Design gemm_mem, start of the top module:
module gemm_mem(
  input wire clk,
  input wire rst,
  input wire out_rdy,
  input wire v0__read_req_rdy,
  input wire [31:0] v0__read_resp,
  input wire v0__read_resp_vld,
  input wire v0__write_completion_vld,
  input wire v0__write_req_rdy,
  input wire [31:0] v0_in,
  input wire v0_in_vld,
  input wire v1__read_req_rdy,
  input wire [31:0] v1__read_resp,
  input wire v1__read_resp_vld,
  input wire v1__write_completion_vld,
  input wire v1__write_req_rdy,
  input wire [31:0] v1_in,
  input wire v1_in_vld,
  input wire [31:0] C_rd_data,
  output wire [31:0] out,
  output wire out_vld,
  output wire [3:0] v0__read_req,
  output wire v0__read_req_vld,
  output wire v0__read_resp_rdy,
  output wire v0__write_completion_rdy,
  output wire [35:0] v0__write_req,
  output wire v0__write_req_vld,
  output wire v0_in_rdy,
  output wire [3:0] v1__read_req,
  output wire v1__read_req_vld,
  output wire v1__read_resp_rdy,
  output wire v1__write_completion_rdy,
  output wire [35:0] v1__write_req,
  output wire v1__write_req_vld,
  output wire v1_in_rdy,
  output wire [3:0] C_rd_addr,
  output wire C_rd_en,
  output wire [3:0] C_wr_addr,
  output wire [31:0] C_wr_data,
  output wire C_wr_en
);
Size: roughly 4,200 cells after synthesis, roughly 0.030 mm2 of cells after synthesis.
make LEC_CHECK=0 ABC_AREA=1 CAP_MARGIN=20 CORE_MARGIN=2 CORE_UTILIZATION=72 CTS_CLUSTER_DIAMETER=393 SLEW_MARGIN=20 finish   # period 4.3 ns
run.sh (not shown) runs the stock make flow with config.mk's settings and CLKGATE_MAP_FILE=.
The first run aborted during global routing (5_1_grt).
Edit:
- ABC_AREA: 1 -> unset
- CORE_UTILIZATION: 72 -> 40
- CTS_CLUSTER_DIAMETER: 393 -> unset
- clock period: 4.3 -> 7.78 ns (I/O delays scaled with it)
=> With this change the flow went through all stages and came out clean. Die size rose by 70%. Synthesized cell count shrinks by about 20%. Synthesized area decreases by 4.5%.

## sierra
gemm_mem again, from the RTL that the note above started with.
make LEC_CHECK=0 CAP_MARGIN=20 CORE_MARGIN=2 CORE_UTILIZATION=72 CTS_CLUSTER_DIAMETER=160 CTS_CLUSTER_SIZE=10 SETUP_SLACK_MARGIN=1.39 SLEW_MARGIN=40 finish   # period 6.38 ns
Although it ran to completion, sierra produced a layout that fails the final checks because of negative setup slack.
Edits applied to the flow inputs when going from sierra to tundra:
-- flow/config.mk --
<<< sierra, line 8
>>> tundra, line 8
export ABC_AREA = 1
<<< sierra, line 11
export CTS_CLUSTER_DIAMETER = 160
export CTS_CLUSTER_SIZE = 10
export SETUP_SLACK_MARGIN = 1.39
export SLEW_MARGIN = 40
>>> tundra, line 12
export PLACE_DENSITY = 0.76
export SLEW_MARGIN = 20
==> flow/constraint.sdc <==
create_clock -name core_clock -period 6.24 [get_ports {clk}]
set_input_delay 1.2480 -clock core_clock [delete_from_list [all_inputs] [get_ports {clk}]]
set_output_delay 1.2480 -clock core_clock [all_outputs]
set_load 0.01 [all_outputs]
==> results <==
Sort sierra and tundra by chip area in the Yosys report desc -> top: tundra
Status(tundra) = ERROR, stage = global routing
Summary — area of the placeable core, tundra relative to sierra: higher, by 3.9%.
Looking only at die outline width, and setting everything else aside, the higher value of sierra and tundra goes to tundra.
Input changes introduced in onyx (baseline for comparison: tundra):
-- flow/config.mk --
<<< tundra, line 11
export CORE_UTILIZATION = 72
export PLACE_DENSITY = 0.76
>>> onyx, line 11
export CORE_UTILIZATION = 67
==> flow/constraint.sdc <==
create_clock -name core_clock -period 6.57 [get_ports {clk}]
set_input_delay 1.3140 -clock core_clock [delete_from_list [all_inputs] [get_ports {clk}]]
set_output_delay 1.3140 -clock core_clock [all_outputs]
set_load 0.01 [all_outputs]
## What came out
onyx finished end to end and its layout was clean on timing, DRC and antenna.
Yosys chip area: tundra vs onyx identical
Standard-cell row count: onyx vs tundra up 4.1%
Between onyx and tundra, it is onyx whose placeable core area is higher, by about 8%.
Measured against onyx, the overall die area of tundra comes out at 0.932 times the reference value.
Placed standard-cell area, onyx vs tundra: down slightly
On onyx: total half-perimeter wirelength after legalization and detailed placement is 6.7% lower than what tundra gave.
Relative to tundra, die span in y has increased by 7.5 um in onyx.
## Diff of input files: garnet against onyx
-- flow/config.mk --
<<< onyx, line 8
export ABC_AREA = 1
>>> garnet, line 8
<<< onyx, line 11
export CORE_UTILIZATION = 67
>>> garnet, line 10
export CORE_UTILIZATION = 58
==> flow/constraint.sdc <==
create_clock -name core_clock -period 5.1 [get_ports {clk}]
set_input_delay 1.0200 -clock core_clock [delete_from_list [all_inputs] [get_ports {clk}]]
set_output_delay 1.0200 -clock core_clock [all_outputs]
set_load 0.01 [all_outputs]
[summary]
| garnet | all stages done | FAIL | negative setup slack |. Total standard cell area after synthesis for garnet: 4.5% down relative to onyx. Diff onyx -> garnet: share of power burned in the clock network now sits higher; switching power of the nets now sits higher. Changes observed in garnet relative to onyx: utilization went down; part of the total power dissipated in sequential elements went up; post-synthesis to final-layout area growth went up; worst setup slack went down; total placed cells including tap cells went down. Share of synthesized area spent on multiplexers in garnet is 1.4 points above onyx. garnet reports a lower first-pass GRT wire length than onyx does.
Power figures rest on the tool's default switching activity, not on a simulated workload.
